==> design/flow/design.v <==
`timescale 1ns / 1ps
module Debouncer #(parameter CNT_BITS = 20) (
    input clk,
    input rst,
    input signal,   
    output reg signal_state,   
    output signal_up    
);
reg signal_sync_0;  always @(posedge clk) signal_sync_0 <= rst ? 1'b0 : signal;
reg signal_sync_1;  always @(posedge clk) signal_sync_1 <= rst ? 1'b0 : signal_sync_0;
reg [CNT_BITS-1:0] signal_cnt;
wire signal_idle = (signal_state==signal_sync_1);
wire signal_cnt_max = &signal_cnt;	 
always @(posedge clk)
if(rst)
begin
    signal_cnt <= 0;
    signal_state <= 1'b0;
end
else if(signal_idle)
    signal_cnt <= 0;   
else
begin
    signal_cnt <= signal_cnt + 1'b1;   
    if(signal_cnt_max) signal_state <= ~signal_state;   
end
assign signal_up   = ~signal_idle & signal_cnt_max &  signal_state;
endmodule
`timescale 10s / 1s
module clock_divisor #(parameter DIV_MAX = 50000000, parameter DIV_BITS = 26) (
    input clk_100MHz,
    input rst,
	 input reset,
    output reg clk_1Hz 
    );
reg[DIV_BITS-1:0] contador;
reg reset_last;
always @(posedge clk_100MHz)
begin
	if (rst)
	begin
		contador = 0;
		clk_1Hz <= 0;
		reset_last = 0;
	end
	else if (reset && reset != reset_last)
	begin
		contador = 0;
		clk_1Hz <= 0;
		reset_last = reset;
	end
	else
	begin
		if(contador != DIV_MAX)	
		begin
			contador = contador + 1 ; 
		end
		else
		begin
			contador = 0;
			clk_1Hz <= ~clk_1Hz; 
		end
		reset_last = reset;
	end
end
endmodule
`timescale 1ns / 1ps
module temporizador #(parameter DIV_MAX = 50000000, parameter DIV_BITS = 26) (
	 input clk_100MHz,
	 input rst,
    input[1:0]    value,
	 input   start_timer,
    output reg  t_expired, 
	 output reg reset
    );
reg[1:0] counter;
reg counting;
reg add_one;
reg add_one_last;
reg clk_1Hz_last;
wire clk_1Hz;
clock_divisor #(.DIV_MAX(DIV_MAX), .DIV_BITS(DIV_BITS)) clk_dev(
	.clk_100MHz(clk_100MHz),
	.rst(rst),
	.clk_1Hz(clk_1Hz),
	.reset(reset)
 );
always @(posedge clk_100MHz)
begin
	if(rst)
	begin
		counter = 0;
		counting = 0;
		add_one_last = 0;
		t_expired <= 0;
		reset <= 0;
	end
	else if(counting)
	begin
		if(add_one_last != add_one)
		begin
			add_one_last = add_one;
			counter = counter + 1;
		end
		else
		begin
			counter = counter;
		end
		if(counter >= value)
		begin
			t_expired <= 1;
			counting = 0;
			reset <= 0;
			add_one_last = add_one;
		end
		else
		begin
			reset <= 1;
			counting = 1;
			t_expired <= 0;
		end
	end
	else
	begin
		add_one_last = add_one;
		t_expired <= 0;
		if(start_timer)
		begin
			counting = 1;
			reset <= 1;
			counter = 0;
		end
		else
		begin
			counting =0;
			reset <= 0;
			counter = 0;	
		end
	end	
end
always @(posedge clk_100MHz)
begin
	if(rst)
	begin
		clk_1Hz_last <= 0;
		add_one <= 0;
	end
	else
	begin
		clk_1Hz_last <= clk_1Hz;
		if(clk_1Hz && !clk_1Hz_last)
			add_one <= ~ add_one;
	end
end
endmodule
`timescale 1ns / 1ps
module FSM(
    input clk,
    input rst,
    input ok,
    input t_expired,
	 input reset,
	 input [2:0] c_type,
    output reg [2:0]ing_type,
	 output reg start_timer,
	 output reg[7:3] ingredientes,
	 output reg cobrar,
	 output reg [2:0] c_type_saved
    );
  parameter INICIO  = 4'b0000,AGUA = 4'b0010,CAFE = 4'b0100, MILK  = 4'b0110,CHOCO = 4'b1000,AZUC = 4'b1010, COBRAR_WAIT = 4'b1111;
  parameter LAGUA = 4'b0001,LCAFE = 4'b0011, LMILK  = 4'b0101,LCHOCO = 4'b0111,LAZUC = 4'b1001, COBRAR = 4'b1011;
  reg   [3:0] state;
always @ (posedge clk)
begin  
if(rst)
begin
	state <=  INICIO;
	c_type_saved <= 0;
end
else if(reset == 1'b1)
begin
	state <=  INICIO;
end
else begin	
	case(state)
		  INICIO : if (ok == 1'b1)
					  begin
						  state <= LAGUA;
						  c_type_saved <= c_type;
					  end
					  else 
						  state <= INICIO;
		  LAGUA : state <= AGUA;
		  AGUA : if (t_expired) begin
						  state <= LCAFE; end
					  else 
						  state <= AGUA;
		  LCAFE: state <= CAFE;
		  CAFE :if (t_expired)begin
						  state <= LMILK; end
					  else 
						  state <= CAFE;
		  LMILK: state <= MILK;			  
		  MILK :if (t_expired) begin
						  state <= LCHOCO; end
					  else 
						  state <= MILK;
		  LCHOCO : state <= CHOCO;
		  CHOCO : if (t_expired) begin
						  state <= LAZUC; end
					  else 
						  state <= CHOCO;
		  LAZUC: state <= AZUC;
		  AZUC : if (t_expired) begin
						  state <= COBRAR; end
					  else 
						  state <= AZUC;
		  COBRAR: begin
					c_type_saved <= 0;
					state <= COBRAR_WAIT;
					end
		  COBRAR_WAIT: begin
					c_type_saved <= 0;
					state <= INICIO;
					end
		  default : state <= INICIO;
		 endcase
 end
end
always @(state) 
     begin
	  case(state)
      INICIO : begin
			ing_type =  3'b000;
			start_timer =  1'b0;
			ingredientes =  5'b00000;
			cobrar = 0;
               end
		LAGUA : begin
			 ing_type =  3'b001;
			 start_timer =  1'b0;
			 ingredientes =  5'b10000;
			 cobrar = 0;
             end
      AGUA : begin
			 ing_type =  3'b001;
			 start_timer =  1'b1;
			 ingredientes =  5'b10000;
			 cobrar = 0;
             end
		LCAFE : begin
             ing_type =  3'b010;
	          start_timer =  1'b0;
	          ingredientes =  5'b01000;
		       cobrar = 0;
             end
      CAFE : begin
             ing_type =  3'b010;
	          start_timer =  1'b1;
	          ingredientes =  5'b01000;
			    cobrar = 0;
             end
		LMILK: begin
             ing_type =  3'b011;
	          start_timer =  1'b0;
	          ingredientes =  5'b00100;
			    cobrar = 0;
             end		 
	   MILK: begin
             ing_type =  3'b011;
	          start_timer =  1'b1;
	          ingredientes =  5'b00100;
			    cobrar = 0;
             end
		LCHOCO : begin
				ing_type =  3'b100;
				start_timer =  1'b0;
				ingredientes =  5'b00010;
			   cobrar = 0;
				end
      CHOCO : begin
				ing_type =  3'b100;
				start_timer =  1'b1;
				ingredientes =  5'b00010;
			   cobrar = 0;
				end
		LAZUC : begin
			ing_type =  3'b101;
			start_timer=  1'b0;
			ingredientes=  5'b00001;
			cobrar = 0;
			end
      AZUC : begin
			ing_type =  3'b101;
			start_timer=  1'b1;
			ingredientes=  5'b00001;
			cobrar = 0;
			end
		COBRAR : begin
			ing_type =  3'b000;
			start_timer=  1'b0;
			ingredientes=  5'b00000;
			cobrar = 1;
			end
		COBRAR_WAIT : begin
			ing_type =  3'b000;
			start_timer=  1'b0;
			ingredientes=  5'b00000;
			cobrar = 0;
			end
     default : begin
					ing_type =  3'b000;
					start_timer=  1'b0;
               ingredientes =  5'b00000;
					cobrar = 0;
               end
    endcase
   end
 endmodule  
`timescale 1ns / 1ps
module Comparador(
	 input clk,
	 input rst,
    input [3:0] dinero,
    input [2:0] c_type,
    output reg ok,
    output reg [3:0] cambio
    );
reg [3:0] precio;
always @ (posedge clk)
begin
	case(c_type)
		3'b001: precio = 3;
		3'b010: precio = 4;
		3'b011: precio = 5;
		3'b100: precio = 7;
		default: precio = 0;	
	endcase
	if (rst)
	begin
		ok <= 0;
		cambio <= 0;
	end
	else if (precio !=0)
	begin
		if(dinero >= precio)
		begin
			ok <= 1;
			cambio  <= dinero - precio;
		end
      else
		begin
			ok <= 0;
			cambio <= 0;
		end
	end
	else
	begin
		ok <= 0;
		cambio <= 0;
	end
end
endmodule
`timescale 1ns / 1ps
module Contador(
	 input clk,
	 input rst,
    input one,
    input five,
    input reset,
    output reg [3:0] total
    );
	always @(posedge clk)
		if (rst || reset) total <= 0 ;
		else 
		begin
			if (one) total <= total + 1 ;
			if (five) total <= total + 5 ;
		end
endmodule
`timescale 1ns / 1ps
module SelectBebida(
    input [3:0] switches,
    output reg [2:0] c_type
    );
always @(*)
begin
	case (switches)
			4'b0001 : c_type = 3'b001;
			4'b0010 : c_type = 3'b010;
			4'b0100 : c_type = 3'b011;
			4'b1000 : c_type = 3'b100;
			default : c_type = 3'b000;
	endcase
end
endmodule
`timescale 1ns / 1ps
module TimeSelector(
    input [2:0] c_type,
    input [2:0] ing_type,
    output reg [1:0] t_value
    );
always @(*)
begin
		if (c_type == 3'b001)
			case(ing_type)
				3'b001: t_value = 2;
				3'b010: t_value = 3;
				3'b011: t_value = 0;
				3'b100: t_value = 0;
				3'b101: t_value = 1;
				default: t_value = 0;
			endcase
		else if (c_type == 3'b010)
			case(ing_type)
				3'b001: t_value = 2;
				3'b010: t_value = 2;
				3'b011: t_value = 1;
				3'b100: t_value = 0;
				3'b101: t_value = 1;
				default: t_value = 0;
			endcase
		else if (c_type == 3'b011)
			case(ing_type)
				3'b001: t_value = 2;
				3'b010: t_value = 1;
				3'b011: t_value = 2;
				3'b100: t_value = 0;
				3'b101: t_value = 1;
				default: t_value = 0;
			endcase
		else if (c_type == 3'b100)
			case(ing_type)
				3'b001: t_value = 1;
				3'b010: t_value = 1;
				3'b011: t_value = 1;
				3'b100: t_value = 2;
				3'b101: t_value = 1;
				default: t_value = 0;
			endcase
		else
			t_value = 0;	
end
endmodule
`timescale 1ns / 1ps
module binto7seg(
	 input clk,
	 input rst,
    input  [3:0] binary,
    output reg [6:0] seg
    );
always @(posedge clk)
if (rst)
seg <= 7'b1000000;
else
case (binary)
4'b0000 :       
seg <= 7'b1000000;
4'b0001 :    	 
seg <= 7'b1111001;
4'b0010 :  		 
seg <= 7'b0100100; 
4'b0011 : 		 
seg <= 7'b0110000;
4'b0100 :		 
seg <= 7'b0011001;
4'b0101 :		 
seg <= 7'b0010010;  
4'b0110 :		 
seg <= 7'b0000010;
4'b0111 :		 
seg <= 7'b1111000;
4'b1000 :     	 
seg <= 7'b0000000;
4'b1001 :    	 
seg <= 7'b0010000;
4'b1010 :  		 
seg <= 7'b0001000; 
4'b1011 : 		 
seg <= 7'b0000011;
4'b1100 :		 
seg <= 7'b1000110;
4'b1101 :		 
seg <= 7'b0100001;
4'b1110 :		 
seg <= 7'b0000110;
4'b1111 :		 
seg <= 7'b0001110;
endcase
endmodule
`timescale 1ns / 1ps
module deco(
	 input clk,
	 input rst,
    input [1:0] in,
    output reg [3:0] out
    );
always@(posedge clk)
begin
	if (rst)
	  out <= 4'b1111;
	else
	case (in)
	  2'b00 : out <= 4'b1110;
	  2'b01 : out <= 4'b1101;
	  2'b10 : out <= 4'b1011;
	  2'b11 : out <= 4'b0111;
	  default : out <= 0;
	endcase
end
endmodule
`timescale 1ns / 1ps
module seven_segment #(parameter SEG_BITS = 17) (
	 input clk,
	 input rst,
    input [3:0] in,
    output [6:0] seg,
    output [3:0] an
  );
reg [SEG_BITS-1:0] contador; 
reg [1:0] an_select;
reg [3:0] x;
reg [3:0] unidades;
reg decenas;
binto7seg toseg (
		.clk(clk),
		.rst(rst),
		.binary(x),
		.seg(seg)
);
deco deco (
		.clk(clk),
		.rst(rst),
		.in(an_select),
		.out(an)
);
always @(posedge clk)
if (rst)
begin
contador <= 0;
an_select <= 0;
x <= 0;
unidades <= 0;
decenas <= 0;
end
else
begin
contador <= contador + 1; 
if(&contador)
 begin
	if (in > 9)
	begin
		decenas <= 1;
		unidades <= in - 10;
	end
	else
	begin
		decenas <= 0;
		unidades <= in;
	end
	contador <= 0;
	an_select <= an_select + 1;
	case (an_select)
			2'b01 : x <= unidades;
			2'b10 : x <= decenas;
			2'b11 : x <= 0;
			2'b00 : x <= 0;
			default : x <= 0;
	endcase
 end
end
endmodule
`timescale 1ns / 1ps
module main(
    input clk,
    input rst,
    input btnl,
	 input btnd,
	 input btnr,
	 input btnp,
	 input [3:0] speed,
    output [7:0] led,
	 output [6:0] seg,
	 output [3:0] an
    );
localparam DB_BITS  = 10;    
localparam DIV_MAX  = 2999;  
localparam DIV_BITS = 12;
localparam SEG_BITS = 10;    
wire [3:0] bebida;
wire [3:0] total;
wire [3:0] cambio;
reg [3:0] display;
wire reset_wire; 
wire reset_contador_wire;
wire cobrar_wire;
wire cancel_wire; 
wire hundred_wire; 
wire five_hundred_wire;
wire [2:0] c_type;
wire [2:0] c_type_saved;
wire t_expired;
wire [2:0] ing_type;
wire [1:0] t_value;
wire on_temp;
wire start_timer;
wire ok;
assign led[1:0] = 2'b00;
Debouncer #(.CNT_BITS(DB_BITS)) coffee(
	.clk(clk),
	.rst(rst),
	.signal(speed[0]),
	.signal_state(bebida[0])
);
Debouncer #(.CNT_BITS(DB_BITS)) coffee_milk(
	.clk(clk),
	.rst(rst),
	.signal(speed[1]),
	.signal_state(bebida[1])
);
Debouncer #(.CNT_BITS(DB_BITS)) cappuc(
	.clk(clk),
	.rst(rst),
	.signal(speed[2]),
	.signal_state(bebida[2])
);
Debouncer #(.CNT_BITS(DB_BITS)) mocca(
	.clk(clk),
	.rst(rst),
	.signal(speed[3]),
	.signal_state(bebida[3])
);
Debouncer #(.CNT_BITS(DB_BITS)) cancel(
		.clk(clk),
	.rst(rst),
		.signal(btnd),
		.signal_state(cancel_wire)
);
Debouncer #(.CNT_BITS(DB_BITS)) reset(
		.clk(clk),
	.rst(rst),
		.signal(btnp),
		.signal_state(reset_wire)
);
Debouncer #(.CNT_BITS(DB_BITS)) hundred_coin(
		.clk(clk),
	.rst(rst),
		.signal(btnl),
		.signal_up(hundred_wire)
);
Debouncer #(.CNT_BITS(DB_BITS)) five_hundred_coin(
		.clk(clk),
	.rst(rst),
		.signal(btnr),
		.signal_up(five_hundred_wire)
);
SelectBebida selector(
	.switches(bebida),
	.c_type(c_type)
);
seven_segment #(.SEG_BITS(SEG_BITS)) seven_seg(
		.clk(clk),
	.rst(rst),
		.in(display),
		.seg(seg),
		.an(an)
);
Comparador comparador (
	.clk(clk),
	.rst(rst),
	.dinero(total),
	.c_type(c_type),
	.cambio(cambio),
	.ok(ok)
);
assign reset_contador_wire = cancel_wire||cobrar_wire;
Contador monedero(
		.clk(clk),
	.rst(rst),
		.one(hundred_wire),
		.five(five_hundred_wire),
		.reset(reset_contador_wire),
		.total(total)
);
temporizador #(.DIV_MAX(DIV_MAX), .DIV_BITS(DIV_BITS)) temp(
	.clk_100MHz(clk),
	.rst(rst),
	.value(t_value),
	.start_timer(start_timer),
	.t_expired(t_expired),	
	.reset(on_temp)
);
clock_divisor #(.DIV_MAX(DIV_MAX), .DIV_BITS(DIV_BITS)) clk_1Hz(
	.clk_100MHz(clk),
	.rst(rst),
	.clk_1Hz(led[2]),
	.reset(on_temp)
 );
TimeSelector time_select(
	.c_type(c_type_saved),
	.ing_type(ing_type),
	.t_value(t_value)
 );
FSM fsm(
		.clk(clk),
	.rst(rst),
		.ok(ok),
		.c_type(c_type),
		.t_expired(t_expired),
		.reset(reset_wire),
		.ing_type(ing_type),
		.start_timer(start_timer),
		.ingredientes(led[7:3]),
		.cobrar(cobrar_wire),
		.c_type_saved(c_type_saved)
    );
always@(posedge clk)
begin
	if(rst)
		display <= 0;
	else if(cambio !=0)
		display <= cambio;
	else
		display <= total;
end
endmodule
==> design/flow/run.sh <==
#!/bin/bash
# the make line also repeats each setting of config.mk as NAME=value (left out here)
make -C /OpenROAD-flow-scripts/flow DESIGN_CONFIG=/design/flow/config.mk WORK_HOME=/design/flow/orfs CLKGATE_MAP_FILE= finish
==> design/flow/config.mk <==
export PLATFORM = sky130hd
export DESIGN_NAME = main
export DESIGN_NICKNAME = main
export VERILOG_FILES = /design/flow/design.v
export SDC_FILE = /design/flow/constraint.sdc
export NUM_CORES = 4
export LEC_CHECK = 0
export CAP_MARGIN = 20
export CORE_MARGIN = 2
export CORE_UTILIZATION = 72
export CTS_CLUSTER_DIAMETER = 394
export CTS_CLUSTER_SIZE = 14
export PLACE_DENSITY_LB_ADDON = 0.27
export SETUP_SLACK_MARGIN = 0.2
export SLEW_MARGIN = 20
==> design/flow/constraint.sdc <==
create_clock -name core_clock -period 2.34 [get_ports {clk}]
set_input_delay 0.4680 -clock core_clock [delete_from_list [all_inputs] [get_ports {clk}]]
set_output_delay 0.4680 -clock core_clock [all_outputs]
set_load 0.01 [all_outputs]
==> results of run 1 <==
## metrics by stage
stage / std cells / utilization
after floorplan: 943 / -
after global placement: 1097 / 0.782
after detailed placement: 1097 / 0.782
after CTS: 1130 / 0.837
after global routing: 1136 / 0.850
final: 1136 / 0.850
## layout make-up
cell class | instances | share of cell area
Clock buffer | 19 | 0.0488
Clock inverter | 1 | 0.00115
Inverter | 35 | 0.0135
Multi-Input combinational cell | 678 | 0.451
Sequential cell | 201 | 0.416
Tap cell | 143 | 0.0183
Timing Repair Buffer | 59 | 0.0516
## layer usage
layer,up-vias,wire (µm),global-route usage
met5,-,0,0
met3,56,956,0.0450
met4,0,517,0.0911
li1,3304,-,-
met1,3295,7570,0.336
met2,252,9750,0.519
## repair_timing
action,in CTS,in global routing
pin swaps,11,12
setup endpoints to repair,9,10
setup buffers,13,6
resized,22,21
hold endpoints to repair,0,0
gates cloned,0,0
hold buffers,0,0
==> results_dict.tcl, run 1 <==
# metrics dict for downstream scripts
set metrics [dict create \
    io_buffer_count 26 \
    grt_pass1_wl_um 30500 \
    cts_root_buffer "clkbuf_16" \
    htree_levels 1 \
    drt_first_pass_iters 6 \
    worstSetupStartpoint "fsm.state[2]$_SDFF_PP0_" \
    p_seq_frac 0.556 \
    rsz0062_at_grt "true" \
    die_h_um 113 \
    cap_violations 0 \
    synthArstFlopShare 0 \
    seq_cell_power_w 0.00347 \
    tightest_slew_ns 0.608 \
    core_um2 11500 \
    vias 6907 \
    crit_end "time_select.ing_type[2]$_DFF_P_" \
    syn_area_um2 8520 \
    logic_area_um2 4400 \
    synthCells 942 \
    top_cells_by_count "dfxtp_1, nor2_1, nand2_1, xor2_1, xnor2_1" \
    nets 1037 \
    ir_worst_vdd_mv 0.672 \
    ys_types 61 \
    cts.sinks 201 \
    cts_tree "done" \
    numCtsBuffers 18 \
    end_kind "register" \
    worst_slack_ns 0.129 \
    p_per_area_nw_per_um2 640 \
    clk-power_w 0.00264 \
    r2r_end "time_select.ing_type[2]$_DFF_P_" \
    grt_start_max_net_pins 37 \
    total_power_w 0.00624 \
    pre_cts_slack_ns 0.0564 \
    drtIter0Drc 534 \
    comb_power_share 0.021 \
    leakage_nw 3.60 \
    synth.logic.top_family "simple AND/OR/NAND/NOR gates" \
    ys_sh_simple 0.246 \
    start_kind "register" \
    num_rows 39 \
    worstHoldPathCells 4 \
    drt-total-wl_um 18800 \
    r2r_start "fsm.state[2]$_SDFF_PP0_" \
    mux_share 0.00485 \
    crit_top_cell "buf_4" \
    period_used_share 0.945 \
    max_freq_ghz 0.452 \
    drc 0 \
    ff2ff_path_depth 10 \
    finalClockSkew_ns 0.0121 \
    drtAntennaViolNets 0 \
    routabilityCongestion 0.878 \
    avgSynthCellArea_um2 9.05 \
    via_per_inst 6.08 \
    hold_viol 0 \
    grt_pass1_vias 6808 \
    synth_area_leader_cell "dfxtp_1" \
    yosysMostFrequentCell "dfxtp_1" \
    clock_latency_ns 0.48 \
    gr-total-overflow 0 \
    synth-edff-count 0 \
    fin_setup_tns_ns 0 \
    period_needed_ns 2.21 \
    top_power_group "sequential cells" \
    adder_share 0.0508 \
    ios 29 \
    yosysChipArea_um2 8520 \
    arrival_ns 2.64 \
    worstHoldStart "rst" \
    dieArea_um2 12700 \
    p_comb_w 0.000129 \
    path_cells "buf_4, nand2b_4, o221a_4, and2_4, nor2b_2, ha_2, buf_4, buf_4, nor3_1, o21a_1" \
    cts_buffer_depth 3 \
    whs_ns 0.426 \
    syn2layout_area_growth_pct 14.4 \
    yosys.area_share.aoi 0.0903 \
    crit_buf_inv 3 \
    synth-seq-cells 201 \
    status "finished clean" \
    switching_share 0.209 \
    routedWlPerCell_um 16.5 \
    antennaDiodeCount 0 \
    power.switching_w 0.00130 \
    path_depth 10 \
    critPathTopFamily "simple AND/OR/NAND/NOR gates" \
    post-dp-hpwl_um 11400 \
    top_area_frac 0.472 \
    dpl_cell_area_um2 8960 \
    ff_type "dfxtp_1" \
    clkSlewWorstSetupHoldPaths_ns 0.07 \
    crit_required_ns 2.77 \
    postSynthSeqShare 0.472 \
    hold_end "fsm.state[0]$_SDFF_PP0_" \
    core_util_floorplan 0.743 \
    synthXorXnorAreaFrac 0.105 \
    crit_type "register to register" \
    slowest_stage "dfxtp_2" \
    grtUsageTotal 0.282 \
    topCellsByArea "dfxtp_1, nor2_1, xor2_1, xnor2_1, ha_1" \
    slew_viol_final 0 \
    nFillCells 591 \
    yosys_warnings 12 \
    p_clk_frac 0.423 \
    p_int_w 0.00494 \
    ff2ff_setup_slack_ns 0.13 \
    flop_area_um2 4050 \
    slew_headroom 0.592 \
    max_stage_delay_ns 0.35 \
    hold_path.class "input port to register" \
    log.warning_count 39 \
    crit_path_max_fanout 11 \
    grt_antenna_before_repair 0 \
    dieWidth_um 113 \
    setup_viol 0 \
    fin_area_um2 9750 \
    ys_cells 942 \
]
==> run 2: changes to the inputs <==
- CORE_UTILIZATION: 72 -> 71
- CTS_CLUSTER_DIAMETER: 394 -> not set
- CTS_CLUSTER_SIZE: 14 -> not set
- PLACE_DENSITY_LB_ADDON: 0.27 -> not set
- SETUP_SLACK_MARGIN: 0.2 -> not set
- clock period: 2.34 -> 4.5 ns (I/O delays scaled with it)
==> results_dict.tcl, run 2 <==
# metrics dict for downstream scripts
set metrics [dict create \
    crit_buf_inv 1 \
    dieWidth_um 114 \
    end_kind "register" \
    yosys.area_share.aoi 0.0903 \
    leakage_nw 3.51 \
    ys_types 61 \
    ios 29 \
    drt_first_pass_iters 5 \
    ys_sh_simple 0.246 \
    antennaDiodeCount 0 \
    flop_area_um2 4020 \
    r2r_end "comparador.cambio[2]$_SDFF_PP0_" \
    wl_met3_um 520 \
    arrival_ns 3.01 \
    ff2ff_setup_slack_ns 1.84 \
    setup_viol 0 \
    cts_resized 0 \
    top_power_group "sequential cells" \
    yosys_warnings 12 \
    max_freq_ghz 0.375 \
    grt_antenna_before_repair 0 \
    cts_buffer_depth 3 \
    tightest_slew_ns 0.673 \
    crit_top_cell "nor2_1" \
    cts_tree "done" \
    synthXorXnorAreaFrac 0.105 \
    power.switching_w 0.000698 \
    clock_latency_ns 0.48 \
    wl_met2_um 7740 \
    postSynthSeqShare 0.472 \
    ff2ff_path_depth 8 \
    cts.sinks 201 \
    numCtsBuffers 21 \
    worstSetupStartpoint "mocca.signal_state$_SDFFE_PP0P_" \
    hold_path.class "register to register" \
    clk-power_w 0.00164 \
    die_h_um 114 \
    drtAntennaViolNets 0 \
    grt_pass1_vias 6182 \
    grt_pass1_wl_um 26900 \
    slew_headroom 0.552 \
    adder_share 0.0508 \
    worstHoldStart "coffee.signal_sync_0$_SDFF_PP0_" \
    p_comb_w 0.0000631 \
    grtUsageTotal 0.245 \
    synth-seq-cells 201 \
    mux_share 0.00485 \
    syn2layout_area_growth_pct 11.6 \
    cts_hold_buffers 0 \
    vias 6458 \
    syn_area_um2 8520 \
    nFillCells 812 \
    cap_violations 0 \
    synth_area_leader_cell "dfxtp_1" \
    seq_cell_power_w 0.00181 \
    io_buffer_count 26 \
    log.warning_count 39 \
    synth.logic.top_family "simple AND/OR/NAND/NOR gates" \
    rsz0062_at_grt "false" \
    p_seq_frac 0.515 \
    top_area_frac 0.472 \
    crit_end "comparador.cambio[2]$_SDFF_PP0_" \
    topCellsByArea "dfxtp_1, nor2_1, xor2_1, xnor2_1, ha_1" \
    via_per_inst 5.74 \
    drt-total-wl_um 15700 \
    yosysMostFrequentCell "dfxtp_1" \
    path_depth 8 \
    comb_power_share 0.018 \
    top_cells_by_count "dfxtp_1, nor2_1, nand2_1, xor2_1, xnor2_1" \
    dieArea_um2 12900 \
    period_used_share 0.592 \
    critPathTopFamily "simple AND/OR/NAND/NOR gates" \
    core_um2 11900 \
    post-dp-hpwl_um 10400 \
    dp_cells 1089 \
    finalClockSkew_ns 0.0119 \
    gr-total-overflow 0 \
    yosysChipArea_um2 8520 \
    fin_setup_tns_ns 0 \
    r2r_start "mocca.signal_state$_SDFFE_PP0P_" \
    clkSlewWorstSetupHoldPaths_ns 0.06 \
    avgSynthCellArea_um2 9.05 \
    slew_viol_final 0 \
    crit_path_max_fanout 9 \
    num_rows 40 \
    p_clk_frac 0.467 \
    grt_start_max_net_pins 63 \
    htree_levels 1 \
    logic_area_um2 4240 \
    synthCells 942 \
    routabilityCongestion 0.831 \
    start_kind "register" \
    ir_worst_vdd_mv 0.343 \
    slowest_stage "dfxtp_1" \
    cts_root_buffer "clkbuf_16" \
    hold_end "coffee.signal_sync_1$_SDFF_PP0_" \
    routed.top_layer "met4" \
    crit_required_ns 4.84 \
    crit_type "register to register" \
    synth-edff-count 0 \
    p_per_area_nw_per_um2 369 \
    drtIter0Drc 419 \
    fin_cells 1125 \
    p_int_w 0.00281 \
    switching_share 0.199 \
    core_util_floorplan 0.718 \
    status "finished clean" \
    routedLengthMet1_um 7110 \
    nets 1009 \
    path_cells "inv_1, nor4_1, nor2_1, fa_1, a21o_1, a211o_1, o211ai_1, nor2_1" \
    worstHoldPathCells 1 \
    ys_cells 942 \
    period_needed_ns 2.66 \
    ff_type "dfxtp_1" \
    hold_viol 0 \
    max_stage_delay_ns 0.51 \
    drc 0 \
    routedWlPerCell_um 14.0 \
    post-cts-setup-buffers 0 \
    synthArstFlopShare 0 \
]
[run 2: through the flow]
step / setup slack (ns) / utilization / area (µm²) / power, W / hold WS (ns)
final: 1.84 / 0.802 / 9510 / 0.00351 / 0.438
after global routing: 1.69 / 0.802 / 9510 / 0.00362 / 0.455
after CTS: 1.86 / 0.802 / 9510 / 0.00354 / 0.440
after detailed placement: 1.48 / 0.746 / 8850 / 0.00191 / 0.427
after global placement: 1.59 / 0.746 / 8850 / 0.00191 / 0.419
after floorplan: 1.77 / - / 8520 / 0.00189 / 0.413
[run 2: layout make-up]
class / count / area share
timing repair buffer: 28 / 0.0284
sequential: 201 / 0.423
clock buffer: 30 / 0.0641
multi-input combinational: 678 / 0.446
tap: 147 / 0.0193
inverter: 35 / 0.0138
clock inverter: 6 / 0.00579
[run 2: metal layers]
layer	vias to the layer above	global-route usage
li1	3258	-
met1	3044	0.309
met2	121	0.441
met3	35	0.0335
met4	0	0.0699
met5	-	0
==> run 3: changes to the inputs <==
- CELL_PAD_IN_SITES_DETAIL_PLACEMENT: not set -> 1
- CORE_ASPECT_RATIO: not set -> 0.51
- CORE_MARGIN: 2 -> 6
- CORE_UTILIZATION: 71 -> 40
- CTS_CLUSTER_DIAMETER: not set -> 50
- CTS_CLUSTER_SIZE: not set -> 49
- MAX_ROUTING_LAYER: not set -> met4
- MIN_ROUTING_LAYER: not set -> met2
- PLACE_DENSITY_LB_ADDON: not set -> 0.26
- TNS_END_PERCENT: not set -> 45
- clock period: 4.5 -> 10.0 ns (I/O delays scaled with it)
==> results_dict.tcl, run 3 <==
# metrics dict for downstream scripts
set metrics [dict create \
    ir_worst_vdd_mv 0.0727 \
    num_rows 37 \
    status "finished clean" \
    leakage_nw 3.40 \
    topCellsByArea "dfxtp_1, nor2_1, xor2_1, xnor2_1, ha_1" \
    ios 29 \
    yosysChipArea_um2 8520 \
    ff2ff_setup_slack_ns 7.28 \
    fin_setup_tns_ns 0 \
    post-cts-setup-buffers 0 \
    drtAntennaViolNets 0 \
    log.warning_count 37 \
    crit_buf_inv 2 \
    synth.logic.top_family "simple AND/OR/NAND/NOR gates" \
    postSynthSeqShare 0.472 \
    synth-seq-cells 201 \
    end_kind "register" \
    crit_end "led[4]$_DFF_P_" \
    ff_type "dfxtp_1" \
    ys_sh_simple 0.246 \
    avgSynthCellArea_um2 9.05 \
    routedWlPerCell_um 14.9 \
    grt_pass1_vias 9782 \
    cts_tree "done" \
    cts_resized 0 \
    synthCells 942 \
    hold_path.class "register to register" \
    core_um2 20500 \
    top_cells_by_count "dfxtp_1, nor2_1, nand2_1, xor2_1, xnor2_1" \
    drc 0 \
    antennaDiodeCount 0 \
    slew_headroom 0.523 \
    dieArea_um2 25100 \
    rsz0062_at_grt "false" \
    tightest_slew_ns 0.716 \
    grt_pass1_wl_um 31100 \
    gr-total-overflow 0 \
    syn_area_um2 8520 \
    drtIter0Drc 980 \
    ys_types 61 \
    drt-total-wl_um 18500 \
    htree_levels 1 \
    crit_required_ns 10.41 \
    whs_ns 0.428 \
    arrival_ns 4.54 \
    dpl_cell_area_um2 9000 \
    max_stage_delay_ns 0.49 \
    nFillCells 2405 \
    vias 8824 \
    path_depth 11 \
    p_comb_w 0.0000294 \
    cts_root_buffer "clkbuf_16" \
    yosys_warnings 12 \
    ff2ff_path_depth 8 \
    hold_viol 0 \
    synthXorXnorAreaFrac 0.105 \
    hold_end "five_hundred_coin.signal_sync_1$_SDFF_PP0_" \
    setup_viol 0 \
    worstSetupStartpoint "rst" \
    routabilityCongestion 0.765 \
    mux_share 0.00485 \
    p_per_area_nw_per_um2 154 \
    yosys.area_share.aoi 0.0903 \
    nets 1003 \
    clkSlewWorstSetupHoldPaths_ns 0.09 \
    drt_first_pass_iters 12 \
    io_buffer_count 26 \
    slew_viol_final 0 \
    worstHoldStart "five_hundred_coin.signal_sync_0$_SDFF_PP0_" \
    r2r_end "comparador.cambio[3]$_SDFF_PP0_" \
    start_kind "input port" \
    crit_type "input port to register" \
    cap_violations 0 \
    cts_hold_buffers 0 \
    dieWidth_um 216 \
    r2r_start "mocca.signal_state$_SDFFE_PP0P_" \
    p_clk_frac 0.422 \
    flop_area_um2 4020 \
    grtUsageTotal 0.231 \
    yosysMostFrequentCell "dfxtp_1" \
    finalClockSkew_ns 0.0289 \
    grt_antenna_before_repair 0 \
    ys_cells 942 \
    via_per_inst 7.13 \
    slowest_stage "or2_2" \
    cts_buffer_depth 3 \
    seq_cell_power_w 0.000812 \
    p_seq_frac 0.558 \
    fin_area_um2 9480 \
    cts.sinks 201 \
    critPathTopFamily "AND-OR/OR-AND gates" \
    clk-power_w 0.000615 \
    synth-edff-count 0 \
    core_util_floorplan 0.415 \
    logic_area_um2 4240 \
    syn2layout_area_growth_pct 11.3 \
    synth_area_leader_cell "dfxtp_1" \
    switching_share 0.225 \
    path_cells "buf_2, buf_4, or2_2, a21oi_1, o21a_1, o21a_1, ha_1, a21boi_0, o21ai_0, a21o_1, a21oi_1" \
    crit_path_max_fanout 63 \
    top_area_frac 0.472 \
    fin_util 0.462 \
    p_int_w 0.00113 \
    period_used_share 0.413 \
    worstHoldPathCells 1 \
    numCtsBuffers 15 \
    max_freq_ghz 0.242 \
    post-dp-hpwl_um 12500 \
    total_power_w 0.00146 \
    clock_latency_ns 0.49 \
    grt_start_max_net_pins 64 \
    period_needed_ns 4.13 \
    adder_share 0.0508 \
    die_h_um 116 \
    comb_power_share 0.020 \
    synthArstFlopShare 0 \
    top_power_group "sequential cells" \
    power.switching_w 0.000328 \
]
==> run 3: per-layer routing <==
metal	wire [µm]	vias up	GRT usage
li1	-	3216	-
met1	0	3218	-
met2	10800	2266	0.297
met3	6910	124	0.273
met4	747	0	0.0297
met5	0	-	-
==> run 3: final cells by class <==
class | instances | share of cell area
Clock buffer | 16 | 0.0400
Clock inverter | 7 | 0.0102
Inverter | 35 | 0.0139
Multi-Input combinational cell | 678 | 0.447
Sequential cell | 201 | 0.424
Tap cell | 273 | 0.0360
Timing Repair Buffer | 28 | 0.0285
==> run 3: through the flow <==
stage,instances,setup slack (ns)
floorplan,943,6.17
global placement,1215,5.57
detailed placement,1215,5.42
CTS,1238,5.94
global route,1238,5.64
finish,1238,5.87
==> run 4: changes to the inputs <==
- CELL_PAD_IN_SITES_DETAIL_PLACEMENT: 1 -> not set
- CORE_ASPECT_RATIO: 0.51 -> not set
- CORE_MARGIN: 6 -> 2
- CORE_UTILIZATION: 40 -> 65
- CTS_CLUSTER_DIAMETER: 50 -> not set
- CTS_CLUSTER_SIZE: 49 -> not set
- MAX_ROUTING_LAYER: met4 -> not set
- MIN_ROUTING_LAYER: met2 -> not set
- PLACE_DENSITY_LB_ADDON: 0.26 -> not set
- SETUP_SLACK_MARGIN: not set -> 1.39
- TNS_END_PERCENT: 45 -> not set
- clock period: 10.0 -> 5.62 ns (I/O delays scaled with it)
==> results_dict.tcl, run 4 <==
# metrics dict for downstream scripts
set metrics [dict create \
    vias 6427 \
    p_clk_frac 0.460 \
    cts_resized 0 \
    avgSynthCellArea_um2 9.05 \
    dieWidth_um 118 \
    critPathTopFamily "AND-OR/OR-AND gates" \
    grt_pass1_wl_um 27300 \
    r2r_start "fsm.state[1]$_SDFF_PP0_" \
    cts.sinks 201 \
    dpl_cell_area_um2 8880 \
    ys_cells 942 \
    slew_headroom 0.539 \
    log.warning_count 39 \
    ys_types 61 \
    synth_area_leader_cell "dfxtp_1" \
    yosys_warnings 12 \
    crit_path_max_fanout 13 \
    dieArea_um2 14000 \
    core_util_floorplan 0.670 \
    fin_area_um2 9520 \
    pre_cts_slack_ns 2.40 \
    p_seq_frac 0.522 \
    routedWlPerCell_um 13.7 \
    topCellsByArea "dfxtp_1, nor2_1, xor2_1, xnor2_1, ha_1" \
    comb_power_share 0.018 \
    crit_buf_inv 1 \
    tightest_slew_ns 0.686 \
    synth-edff-count 0 \
    fin_setup_tns_ns 0 \
    cts_tree "done" \
    synth.logic.top_family "simple AND/OR/NAND/NOR gates" \
    top_power_group "sequential cells" \
    post-cts-setup-buffers 0 \
    switching_share 0.197 \
    drtAntennaViolNets 0 \
    grt_pass1_vias 6185 \
    power.switching_w 0.000547 \
    arrival_ns 3.17 \
    grt_antenna_before_repair 0 \
    routabilityCongestion 0.878 \
    ios 29 \
    cts_root_buffer "clkbuf_16" \
    worstSetupStartpoint "rst" \
    max_stage_delay_ns 0.38 \
    via_per_inst 5.59 \
    antennaDiodeCount 0 \
    cts_buffer_depth 3 \
    r2r_end "led[4]$_DFF_P_" \
    ir_worst_vdd_mv 0.282 \
    clk-power_w 0.00127 \
    worstHoldStart "coffee.signal_sync_0$_SDFF_PP0_" \
    synthCells 942 \
    ff_type "dfxtp_1" \
    synthXorXnorAreaFrac 0.105 \
    setup_viol 0 \
    drt-total-wl_um 15700 \
    mux_share 0.00485 \
    path_cells "buf_2, or2_2, a21oi_1, o21a_1, o21a_1, ha_1, a21boi_0, o21ai_0, a21o_1, a21oi_1" \
    hold_end "coffee.signal_sync_1$_SDFF_PP0_" \
    adder_share 0.0508 \
    worst_slack_ns 2.86 \
    fin_cells 1149 \
    syn2layout_area_growth_pct 11.7 \
    p_comb_w 0.0000503 \
    grt_start_max_net_pins 63 \
    postSynthSeqShare 0.472 \
    drt_first_pass_iters 5 \
    cap_violations 0 \
    end_kind "register" \
    hold_viol 0 \
    core_um2 12700 \
    ys_sh_simple 0.246 \
    drc 0 \
    max_freq_ghz 0.362 \
    gr-total-overflow 0 \
    syn_area_um2 8520 \
    fin_util 0.748 \
    start_kind "input port" \
    io_buffer_count 26 \
    finalClockSkew_ns 0.00525 \
    p_int_w 0.00223 \
    post-dp-hpwl_um 10900 \
    crit_required_ns 6.03 \
    yosysMostFrequentCell "dfxtp_1" \
    slowest_stage "or2_2" \
    crit_end "led[4]$_DFF_P_" \
    period_used_share 0.492 \
    htree_levels 1 \
    yosys.area_share.aoi 0.0903 \
    clkSlewWorstSetupHoldPaths_ns 0.06 \
    leakage_nw 3.49 \
    numCtsBuffers 20 \
    period_needed_ns 2.76 \
    yosysChipArea_um2 8520 \
    drtIter0Drc 319 \
    cts_hold_buffers 0 \
    seq_cell_power_w 0.00145 \
    top_cells_by_count "dfxtp_1, nor2_1, nand2_1, xor2_1, xnor2_1" \
    nFillCells 944 \
    nets 1008 \
    path_depth 10 \
    ff2ff_setup_slack_ns 3.04 \
    hold_path.class "register to register" \
    crit_type "input port to register" \
    grtUsageTotal 0.227 \
    p_per_area_nw_per_um2 291 \
    dp_cells 1114 \
    die_h_um 118 \
    num_rows 41 \
    slew_viol_final 0 \
    rsz0062_at_grt "false" \
    ff2ff_path_depth 9 \
    synth-seq-cells 201 \
    worstHoldPathCells 1 \
    top_area_frac 0.472 \
    synthArstFlopShare 0 \
    clock_latency_ns 0.48 \
    status "finished clean" \
]
## run 4: layout make-up
class	count	area, µm²	area share
multi-input cells	678	4240	0.445
flip-flops and latches	201	4020	0.423
clock buffers	30	589	0.0619
repair buffers	28	270	0.0284
well taps	172	215	0.0226
inverters	35	131	0.0138
clock inverters	5	50.0	0.00526
## run 4: through the flow
step / hold WS, ns / power, W
floorplan: 0.413 / 0.00151
global placement: 0.422 / 0.00153
detailed placement: 0.426 / 0.00153
CTS: 0.440 / 0.00281
global route: 0.464 / 0.00287
finish: 0.436 / 0.00277
## run 4: metal layers
layer / global-route usage / vias up / wire length, µm
met3: 0.0352 / 27 / 623
met2: 0.411 / 123 / 7930
met5: 0 / - / 0
li1: - / 3263 / -
met1: 0.277 / 3014 / 6900
met4: 0.0714 / 0 / 289
==> run 5: changes to the inputs <==
- ABC_AREA: not set -> 1
- CAP_MARGIN: 20 -> 0
- CORE_UTILIZATION: 65 -> 72
- CTS_CLUSTER_DIAMETER: not set -> 356
- CTS_CLUSTER_SIZE: not set -> 14
- GPL_ROUTABILITY_DRIVEN: not set -> 0
- HOLD_SLACK_MARGIN: not set -> 0.29
- PLACE_DENSITY_LB_ADDON: not set -> 0.06
- SETUP_SLACK_MARGIN: 1.39 -> 0.65
- clock period: 5.62 -> 2.28 ns (I/O delays scaled with it)
==> results_dict.tcl, run 5 <==
# metrics dict for downstream scripts
set metrics [dict create \
    status "finished clean" \
    whs_ns 0.384 \
    cts.sinks 201 \
    synthCells 1172 \
    yosys.area_share.aoi 0.0946 \
    worstHoldStart "rst" \
    drt_first_pass_iters 6 \
    cts_hold_buffers 0 \
    postSynthSeqShare 0.457 \
    dieWidth_um 115 \
    comb_power_share 0.025 \
    worstHoldPathCells 4 \
    crit_end "comparador.cambio[2]$_SDFF_PP0_" \
    worstSetupStartpoint "mocca.signal_state$_SDFFE_PP0P_" \
    arrival_ns 2.24 \
    vias 7214 \
    top_power_group "sequential cells" \
    cts_tree "done" \
    cts_buffer_depth 3 \
    slowest_stage "dfxtp_4" \
    synth.logic.top_family "simple AND/OR/NAND/NOR gates" \
    num_rows 40 \
    slew_viol_final 0 \
    ys_sh_simple 0.289 \
    max_stage_delay_ns 0.37 \
    drt-total-wl_um 15800 \
    setup_viol 0 \
    hold_path.class "input port to register" \
    tightest_slew_ns 0.683 \
    hold_end "fsm.state[1]$_SDFF_PP0_" \
    yosysMostFrequentCell "nand2_1" \
    synthXorXnorAreaFrac 0.0229 \
    fin_setup_tns_ns 0 \
    core_util_floorplan 0.736 \
    mux_share 0 \
    top_area_frac 0.457 \
    synthArstFlopShare 0 \
    p_clk_frac 0.418 \
    via_per_inst 5.28 \
    clkSlewWorstSetupHoldPaths_ns 0.06 \
    clk-power_w 0.00267 \
    ys_cells 1172 \
    rsz0062_at_grt "true" \
    clock_latency_ns 0.48 \
    p_comb_w 0.000160 \
    nFillCells 761 \
    yosysChipArea_um2 8810 \
    top_cells_by_count "nand2_1, dfxtp_1, nor2_1, inv_1, a21oi_1" \
    topCellsByArea "dfxtp_1, nand2_1, nor2_1, inv_1, ha_1" \
    crit_required_ns 2.65 \
    end_kind "register" \
    grtUsageTotal 0.237 \
    log.warning_count 40 \
    grt_pass1_vias 6612 \
    synth_area_leader_cell "dfxtp_1" \
    total_power_w 0.00638 \
    hold_viol 0 \
    htree_levels 1 \
    start_kind "register" \
    cap_violations 0 \
    path_cells "nor2_4, nand3_2, nand2_2, inv_2, nand2_2, ha_4, inv_2, fa_2, nand2_2, nand3_2, nand2_2, nor2_4, inv_2, nor2_2" \
    numCtsBuffers 18 \
    grt_antenna_before_repair 0 \
    core_um2 12000 \
    grt_start_max_net_pins 44 \
    dpl_cell_area_um2 9180 \
    routedWlPerCell_um 11.6 \
    synth-seq-cells 201 \
    leakage_nw 3.95 \
    critPathTopFamily "simple AND/OR/NAND/NOR gates" \
    crit_path_max_fanout 5 \
    grt_pass1_wl_um 26700 \
    r2r_end "comparador.cambio[2]$_SDFF_PP0_" \
    fin_area_um2 9960 \
    p_int_w 0.00507 \
    drtAntennaViolNets 0 \
    switching_share 0.206 \
    io_buffer_count 26 \
    avgSynthCellArea_um2 7.52 \
    ff2ff_path_depth 14 \
    synth-edff-count 0 \
    ff_type "dfxtp_1" \
    syn2layout_area_growth_pct 13.0 \
    period_needed_ns 1.87 \
    crit_top_cell "nand2_2" \
    post-dp-hpwl_um 10200 \
    path_depth 14 \
    ys_types 47 \
    drc 0 \
    antennaDiodeCount 0 \
    finalClockSkew_ns 0.00483 \
    seq_cell_power_w 0.00356 \
    nets 1263 \
    cts_root_buffer "clkbuf_16" \
    ff2ff_setup_slack_ns 0.41 \
    power.switching_w 0.00131 \
    dieArea_um2 13100 \
    drtIter0Drc 367 \
    r2r_start "mocca.signal_state$_SDFFE_PP0P_" \
    period_used_share 0.821 \
    ios 29 \
    p_per_area_nw_per_um2 641 \
    flop_area_um2 4050 \
    max_freq_ghz 0.534 \
    fin_util 0.832 \
    die_h_um 115 \
    crit_buf_inv 3 \
    p_seq_frac 0.557 \
    logic_area_um2 4220 \
    adder_share 0.0491 \
    syn_area_um2 8810 \
    crit_type "register to register" \
    ir_worst_vdd_mv 0.541 \
    gr-total-overflow 0 \
    slew_headroom 0.540 \
    yosys_warnings 12 \
]
-- run 5: final cells by class --
class / count / share of cell area
Inverter: 171 / 0.0648
Multi-Input combinational cell: 785 / 0.424
Clock inverter: 1 / 0.00113
Clock buffer: 19 / 0.0478
Sequential cell: 201 / 0.407
Tap cell: 147 / 0.0185
Timing Repair Buffer: 42 / 0.0368
-- run 5: per-stage QoR --
| step | setup slack (ns) | instances |
|---|---|---|
| floorplan | 0.562 | 1173 |
| global placement | 0.491 | 1333 |
| detailed placement | 0.418 | 1333 |
| CTS | 0.481 | 1360 |
| global route | 0.316 | 1366 |
| finish | 0.408 | 1366 |
-- run 5: layer usage --
layer,vias up,track usage,wire length [µm]
met5,-,0,0
met4,0,0.0691,421
met3,30,0.0291,417
met2,105,0.441,7810
met1,3281,0.286,7160
li1,3798,-,-
-- run 5: repair_timing --
| action | in CTS | in global routing |
|---|---|---|
| buffers inserted | 7 | 6 |
| pin swaps | 8 | 20 |
| resized | 38 | 37 |
| endpoints found under the setup margin | 39 | 29 |
| cloned | 0 | 0 |
| hold endpoints to repair | 0 | 0 |
==> run 6: changes to the inputs <==
- ABC_AREA: 1 -> not set
- CAP_MARGIN: 0 -> 20
- CELL_PAD_IN_SITES_DETAIL_PLACEMENT: not set -> 2
- CORE_ASPECT_RATIO: not set -> 0.51
- CORE_MARGIN: 2 -> 6
- CORE_UTILIZATION: 72 -> 40
- CTS_CLUSTER_DIAMETER: 356 -> 50
- CTS_CLUSTER_SIZE: 14 -> 38
- HOLD_SLACK_MARGIN: 0.29 -> not set
- MAX_ROUTING_LAYER: not set -> met5
- MIN_ROUTING_LAYER: not set -> met2
- PLACE_DENSITY_LB_ADDON: 0.06 -> 0.26
- SETUP_SLACK_MARGIN: 0.65 -> not set
- SLEW_MARGIN: 20 -> 0
- TNS_END_PERCENT: not set -> 5
- clock period: 2.28 -> 10.0 ns (I/O delays scaled with it)
==> results_dict.tcl, run 6 <==
# metrics dict for downstream scripts
set metrics [dict create \
    status "finished clean" \
    max_stage_delay_ns 0.53 \
    yosys.area_share.aoi 0.0903 \
    crit_type "input port to register" \
    htree_levels 1 \
    path_cells "buf_2, buf_4, or2_2, a21oi_1, o21a_1, o21a_1, ha_1, a21boi_0, o21ai_0, a21o_1, a21oi_1" \
    seq_cell_power_w 0.000814 \
    worstHoldPathCells 1 \
    crit_end "led[4]$_DFF_P_" \
    hold_viol 0 \
    yosys_warnings 12 \
    crit_path_max_fanout 63 \
    p_int_w 0.00113 \
    dpl_cell_area_um2 9000 \
    crit_buf_inv 2 \
    routedWlPerCell_um 25.4 \
    p_seq_frac 0.543 \
    synth-seq-cells 201 \
    num_rows 37 \
    post-dp-hpwl_um 18100 \
    adder_share 0.0508 \
    cts_hold_buffers 0 \
    clkSlewWorstSetupHoldPaths_ns 0.10 \
    vias 10131 \
    period_needed_ns 4.48 \
    top_power_group "sequential cells" \
    drt_first_pass_iters 7 \
    fin_area_um2 9490 \
    cts_resized 0 \
    yosysChipArea_um2 8520 \
    gr-total-overflow 0 \
    worstHoldStart "hundred_coin.signal_sync_0$_SDFF_PP0_" \
    post-cts-setup-buffers 0 \
    core_util_floorplan 0.415 \
    avgSynthCellArea_um2 9.05 \
    slew_headroom 0.452 \
    syn_area_um2 8520 \
    max_freq_ghz 0.223 \
    grt_pass1_wl_um 49200 \
    p_per_area_nw_per_um2 158 \
    cap_violations 0 \
    synth.logic.top_family "simple AND/OR/NAND/NOR gates" \
    ff2ff_path_depth 8 \
    slew_viol_final 0 \
    p_comb_w 0.0000347 \
    rsz0062_at_grt "false" \
    log.warning_count 37 \
    ios 29 \
    hold_end "hundred_coin.signal_sync_1$_SDFF_PP0_" \
    fin_cells 1241 \
    start_kind "input port" \
    synthCells 942 \
    syn2layout_area_growth_pct 11.4 \
    io_buffer_count 26 \
    via_per_inst 8.16 \
    cts_root_buffer "clkbuf_16" \
    top_cells_by_count "dfxtp_1, nor2_1, nand2_1, xor2_1, xnor2_1" \
    yosysMostFrequentCell "dfxtp_1" \
    grt_pass1_vias 11997 \
    path_depth 11 \
    topCellsByArea "dfxtp_1, nor2_1, xor2_1, xnor2_1, ha_1" \
    synthXorXnorAreaFrac 0.105 \
    grt_start_max_net_pins 64 \
    dieWidth_um 216 \
    switching_share 0.249 \
    cts.sinks 201 \
    arrival_ns 4.90 \
    end_kind "register" \
    mux_share 0.00485 \
    whs_ns 0.452 \
    r2r_end "comparador.cambio[2]$_SDFF_PP0_" \
    critPathTopFamily "AND-OR/OR-AND gates" \
    ff2ff_setup_slack_ns 6.85 \
    ys_types 61 \
    clk-power_w 0.000651 \
    cts_buffer_depth 3 \
    ys_sh_simple 0.246 \
    numCtsBuffers 15 \
    die_h_um 116 \
    crit_required_ns 10.42 \
    drt-total-wl_um 31500 \
    synth-edff-count 0 \
    power.switching_w 0.000373 \
    ir_worst_vdd_mv 0.0889 \
    drc 0 \
    grtUsageTotal 0.378 \
    leakage_nw 3.40 \
    postSynthSeqShare 0.472 \
    comb_power_share 0.023 \
    nets 1003 \
    finalClockSkew_ns 0.0217 \
    cts_tree "done" \
    core_um2 20500 \
    grt_antenna_before_repair 0 \
    hold_path.class "register to register" \
    clock_latency_ns 0.50 \
    tightest_slew_ns 0.822 \
    period_used_share 0.448 \
    top_area_frac 0.472 \
    worstSetupStartpoint "rst" \
    p_clk_frac 0.434 \
    r2r_start "mocca.signal_state$_SDFFE_PP0P_" \
    ff_type "dfxtp_1" \
    drtIter0Drc 2322 \
    dp_cells 1215 \
    slowest_stage "or2_2" \
    synth_area_leader_cell "dfxtp_1" \
    drtAntennaViolNets 0 \
    ys_cells 942 \
    setup_viol 0 \
    synthArstFlopShare 0 \
    dieArea_um2 25100 \
    fin_setup_tns_ns 0 \
]
## run 6: final cells by class
cell class / count / area [µm²]
Sequential cell: 201 / 4020
Inverter: 35 / 131
Timing Repair Buffer: 28 / 270
Fill cell: 2183 / 11000
Clock inverter: 6 / 65.1
Tap cell: 273 / 342
Multi-Input combinational cell: 678 / 4240
Antenna cell: 1 / 2.50
Clock buffer: 19 / 420
## run 6: stage by stage
| step | setup slack, ns | utilization | power, W |
|---|---|---|---|
| finish | 5.52 | 0.463 | 0.00150 |
| global route | 5.48 | 0.463 | 0.00152 |
| CTS | 5.64 | 0.463 | 0.00148 |
| detailed placement | 5.29 | 0.439 | 0.000863 |
| global placement | 5.57 | 0.439 | 0.000859 |
| floorplan | 6.17 | - | 0.000850 |
## run 6: layer usage
metal | vias up | track usage | part of all wire
met5 | - | 0.0137 | 0.0011
met4 | 2 | 0.0683 | 0.11
met3 | 451 | 0.448 | 0.38
met2 | 3244 | 0.512 | 0.52
met1 | 3218 | - | 0
li1 | 3216 | - | -
==> run 7: changes to the inputs <==
- ABC_AREA: not set -> 1
- CELL_PAD_IN_SITES_DETAIL_PLACEMENT: 2 -> not set
- CORE_ASPECT_RATIO: 0.51 -> not set
- CORE_MARGIN: 6 -> 2
- CORE_UTILIZATION: 40 -> 71
- CTS_CLUSTER_DIAMETER: 50 -> not set
- CTS_CLUSTER_SIZE: 38 -> 75
- GPL_ROUTABILITY_DRIVEN: 0 -> not set
- MAX_ROUTING_LAYER: met5 -> not set
- MIN_ROUTING_LAYER: met2 -> not set
- PLACE_DENSITY_LB_ADDON: 0.26 -> not set
- SLEW_MARGIN: 0 -> 20
- TNS_END_PERCENT: 5 -> not set
- clock period: 10.0 -> 8.16 ns (I/O delays scaled with it)
==> results_dict.tcl, run 7 <==
# metrics dict for downstream scripts
set metrics [dict create \
    status "finished clean" \
    fin_util 0.820 \
    crit_required_ns 8.51 \
    synth-edff-count 0 \
    drt_first_pass_iters 7 \
    cts_buffer_depth 3 \
    arrival_ns 3.61 \
    max_freq_ghz 0.307 \
    path_depth 7 \
    worstHoldPathCells 2 \
    nets 1251 \
    p_comb_w 0.0000421 \
    adder_share 0.0491 \
    grt_pass1_wl_um 26300 \
    vias 7074 \
    rsz0062_at_grt "false" \
    p_per_area_nw_per_um2 204 \
    topCellsByArea "dfxtp_1, nand2_1, nor2_1, inv_1, ha_1" \
    antennaDiodeCount 0 \
    postSynthSeqShare 0.457 \
    yosys_warnings 12 \
    grt_antenna_before_repair 0 \
    clock_latency_ns 0.49 \
    r2r_start "cappuc.signal_state$_SDFFE_PP0P_" \
    core_util_floorplan 0.730 \
    grtUsageTotal 0.232 \
    core_um2 12100 \
    dieWidth_um 115 \
    post-dp-hpwl_um 10100 \
    path_cells "buf_2, buf_4, clkinv_2, o21ai_2, inv_1, o21ai_1, nor2_1" \
    drc 0 \
    dieArea_um2 13300 \
    fin_setup_tns_ns 0 \
    ys_cells 1172 \
    switching_share 0.201 \
    tightest_slew_ns 0.789 \
    via_per_inst 5.09 \
    ir_worst_vdd_mv 0.183 \
    cts_tree "done" \
    drtIter0Drc 332 \
    period_used_share 0.399 \
    yosysChipArea_um2 8810 \
    max_stage_delay_ns 0.57 \
    worstHoldStart "cappuc.signal_sync_0$_SDFF_PP0_" \
    end_kind "register" \
    htree_levels 1 \
    ff2ff_setup_slack_ns 6.05 \
    p_int_w 0.00161 \
    ios 29 \
    seq_cell_power_w 0.000996 \
    dpl_cell_area_um2 9170 \
    synth_area_leader_cell "dfxtp_1" \
    grt_start_max_net_pins 46 \
    synthArstFlopShare 0 \
    hold_viol 0 \
    gr-total-overflow 0 \
    pre_cts_slack_ns 4.42 \
    comb_power_share 0.021 \
    io_buffer_count 26 \
    cts.sinks 201 \
    critPathTopFamily "buffers and inverters" \
    slew_headroom 0.471 \
    synth.logic.top_family "simple AND/OR/NAND/NOR gates" \
    top_power_group "sequential cells" \
    power.switching_w 0.000404 \
    cap_violations 0 \
    period_needed_ns 3.26 \
    clkSlewWorstSetupHoldPaths_ns 0.06 \
    routabilityCongestion 0.850 \
    synthCells 1172 \
    ff_type "dfxtp_1" \
    ff2ff_path_depth 14 \
    slowest_stage "clkinv_2" \
    grt_pass1_vias 6579 \
    worstSetupStartpoint "rst" \
    num_rows 40 \
    synthXorXnorAreaFrac 0.0229 \
    ys_sh_simple 0.289 \
    p_seq_frac 0.494 \
    hold_end "cappuc.signal_sync_1$_SDFF_PP0_" \
    fin_area_um2 9890 \
    crit_end "temp.clk_dev.contador[6]$_SDFF_PP0_" \
    log.warning_count 39 \
    synth-seq-cells 201 \
    leakage_nw 3.91 \
    p_clk_frac 0.485 \
    cts_hold_buffers 0 \
    syn_area_um2 8810 \
    r2r_end "comparador.cambio[1]$_SDFF_PP0_" \
    crit_type "input port to register" \
    ys_types 47 \
    post-cts-setup-buffers 0 \
    top_cells_by_count "nand2_1, dfxtp_1, nor2_1, inv_1, a21oi_1" \
    routedWlPerCell_um 10.7 \
    crit_buf_inv 4 \
    mux_share 0 \
    yosys.area_share.aoi 0.0946 \
    numCtsBuffers 21 \
    worst_slack_ns 4.90 \
    clk-power_w 0.000977 \
    drt-total-wl_um 14900 \
    total_power_w 0.00201 \
    hold_path.class "register to register" \
    die_h_um 115 \
    cts_resized 0 \
    avgSynthCellArea_um2 7.52 \
    crit_path_max_fanout 45 \
    top_area_frac 0.457 \
    setup_viol 0 \
    finalClockSkew_ns 0.0154 \
    cts_root_buffer "clkbuf_16" \
    yosysMostFrequentCell "nand2_1" \
    slew_viol_final 0 \
    drtAntennaViolNets 0 \
    start_kind "input port" \
    syn2layout_area_growth_pct 12.3 \
]
## run 7: through the flow
step | hold slack (ns) | std cells
after floorplan | 0.388 | 1173
after global placement | 0.389 | 1352
after detailed placement | 0.393 | 1352
after CTS | 0.401 | 1390
after global routing | 0.417 | 1390
final | 0.400 | 1390
## run 7: per-layer routing
metal | vias to the layer above | part of all wire | track usage
met2 | 115 | 0.49 | 0.425
met1 | 3137 | 0.46 | 0.276
met3 | 28 | 0.035 | 0.0385
met5 | - | 0 | 0
li1 | 3794 | - | -
met4 | 0 | 0.019 | 0.0763
## run 7: layout make-up
cell class,count,area (µm²)
Timing Repair Buffer,27,263
Multi-Input combinational cell,785,4030
Tap cell,168,210
Sequential cell,201,4020
Clock inverter,10,131
Fill cell,823,2170
Clock buffer,28,592
Inverter,171,643
==> run 8: changes to the inputs <==
- ABC_AREA: 1 -> 0
- CAP_MARGIN: 20 -> 30
- CELL_PAD_IN_SITES_GLOBAL_PLACEMENT: not set -> 0
- CORE_ASPECT_RATIO: not set -> 1.02
- CORE_UTILIZATION: 71 -> 72
- CTS_CLUSTER_DIAMETER: not set -> 45
- CTS_CLUSTER_SIZE: 75 -> 55
- MAX_ROUTING_LAYER: not set -> met4
- PLACE_DENSITY_LB_ADDON: not set -> 0.19
- SETUP_SLACK_MARGIN: not set -> 0.34
- SLEW_MARGIN: 20 -> 0
- clock period: 8.16 -> 2.45 ns (I/O delays scaled with it)
==> results_dict.tcl, run 8 <==
# metrics dict for downstream scripts
set metrics [dict create \
    path_depth 8 \
    ys_types 61 \
    synthArstFlopShare 0 \
    adder_share 0.0508 \
    ys_sh_simple 0.246 \
    slew_headroom 0.532 \
    grtUsageTotal 0.284 \
    ff2ff_path_depth 8 \
    synthCells 942 \
    top_power_group "sequential cells" \
    finalClockSkew_ns 0.0103 \
    crit_type "register to register" \
    gr-total-overflow 0 \
    clock_latency_ns 0.48 \
    worstSetupStartpoint "cappuc.signal_state$_SDFFE_PP0P_" \
    clk-power_w 0.00264 \
    setup_viol 0 \
    status "finished clean" \
    yosysChipArea_um2 8520 \
    yosysMostFrequentCell "dfxtp_1" \
    ff2ff_setup_slack_ns 0.12 \
    routabilityCongestion 0.877 \
    max_stage_delay_ns 0.41 \
    dp_cells 1093 \
    grt_pass1_wl_um 29600 \
    io_buffer_count 26 \
    htree_levels 1 \
    yosys.area_share.aoi 0.0903 \
    cts_tree "done" \
    via_per_inst 5.99 \
    ff_type "dfxtp_1" \
    pre_cts_slack_ns 0.0988 \
    worstHoldStart "rst" \
    whs_ns 0.407 \
    syn_area_um2 8520 \
    p_clk_frac 0.435 \
    p_int_w 0.00476 \
    period_used_share 0.952 \
    grt_pass1_vias 6666 \
    max_freq_ghz 0.429 \
    postSynthSeqShare 0.472 \
    arrival_ns 2.67 \
    grt_start_max_net_pins 63 \
    vias 6846 \
    leakage_nw 3.59 \
    switching_share 0.216 \
    r2r_start "cappuc.signal_state$_SDFFE_PP0P_" \
    top_cells_by_count "dfxtp_1, nor2_1, nand2_1, xor2_1, xnor2_1" \
    synth_area_leader_cell "dfxtp_1" \
    dieWidth_um 112 \
    r2r_end "comparador.cambio[3]$_SDFF_PP0_" \
    comb_power_share 0.020 \
    fin_cells 1143 \
    hold_viol 0 \
    fin_setup_tns_ns 0 \
    p_seq_frac 0.545 \
    synth.logic.top_family "simple AND/OR/NAND/NOR gates" \
    antennaDiodeCount 0 \
    rsz0062_at_grt "true" \
    crit_buf_inv 1 \
    grt_antenna_before_repair 0 \
    tightest_slew_ns 0.696 \
    core_um2 11700 \
    crit_path_max_fanout 5 \
    yosys_warnings 12 \
    synth-seq-cells 201 \
    nFillCells 638 \
    cts_buffer_depth 3 \
    topCellsByArea "dfxtp_1, nor2_1, xor2_1, xnor2_1, ha_1" \
    worstHoldPathCells 3 \
    drtIter0Drc 637 \
    num_rows 40 \
    die_h_um 114 \
    dieArea_um2 12700 \
    critPathTopFamily "AND-OR/OR-AND gates" \
    drtAntennaViolNets 0 \
    routedWlPerCell_um 16.4 \
    mux_share 0.00485 \
    drt_first_pass_iters 5 \
    clkSlewWorstSetupHoldPaths_ns 0.07 \
    log.warning_count 40 \
    ys_cells 942 \
    slew_viol_final 0 \
    synthXorXnorAreaFrac 0.105 \
    seq_cell_power_w 0.00331 \
    worst_slack_ns 0.118 \
    crit_required_ns 2.79 \
    top_area_frac 0.472 \
    path_cells "buf_4, nor4_4, nor2_2, ha_1, nor2b_1, o21a_1, o21ai_0, a21oi_1" \
    p_comb_w 0.000122 \
    cap_violations 0 \
    ir_worst_vdd_mv 0.635 \
    synth-edff-count 0 \
    drc 0 \
    numCtsBuffers 17 \
    crit_end "comparador.cambio[3]$_SDFF_PP0_" \
    end_kind "register" \
    hold_end "led[4]$_DFF_P_" \
    fin_util 0.836 \
    core_util_floorplan 0.731 \
    period_needed_ns 2.33 \
    slowest_stage "o21ai_0" \
    cts_root_buffer "clkbuf_16" \
    power.switching_w 0.00131 \
    post-dp-hpwl_um 11400 \
    nets 1030 \
    start_kind "register" \
    drt-total-wl_um 18700 \
    cts.sinks 201 \
    hold_path.class "input port to register" \
    avgSynthCellArea_um2 9.05 \
    syn2layout_area_growth_pct 14.4 \
    p_per_area_nw_per_um2 623 \
    ios 29 \
]
-- run 8: what timing repair did --
action	in CTS	in global routing
pin swaps	14	16
endpoints found under the setup margin	9	11
hold buffers	0	0
setup buffers	18	3
gates resized	25	16
-- run 8: cell type report --
class | instances | area [µm²] | area share
multi-input cells | 678 | 4380 | 0.450
flip-flops and latches | 201 | 4050 | 0.416
repair buffers | 53 | 462 | 0.0474
clock buffers | 19 | 443 | 0.0455
well taps | 147 | 184 | 0.0189
inverters | 35 | 134 | 0.0137
clock inverters | 10 | 91.3 | 0.00937
-- run 8: layer usage --
layer	up-vias	global-route usage	share of wire
li1	3303	-	-
met1	3257	0.309	0.41
met2	220	0.530	0.52
met3	66	0.0372	0.043
met4	0	0.104	0.033
met5	-	-	0
-- run 8: through the flow --
step	area [µm²]	total power [W]
after global routing	9740	0.00620
after CTS	9660	0.00609
final	9740	0.00607
after global placement	8910	0.00350
after floorplan	8580	0.00347
after detailed placement	8910	0.00351
No activity file was given, so power comes from the tool's default toggle rates.
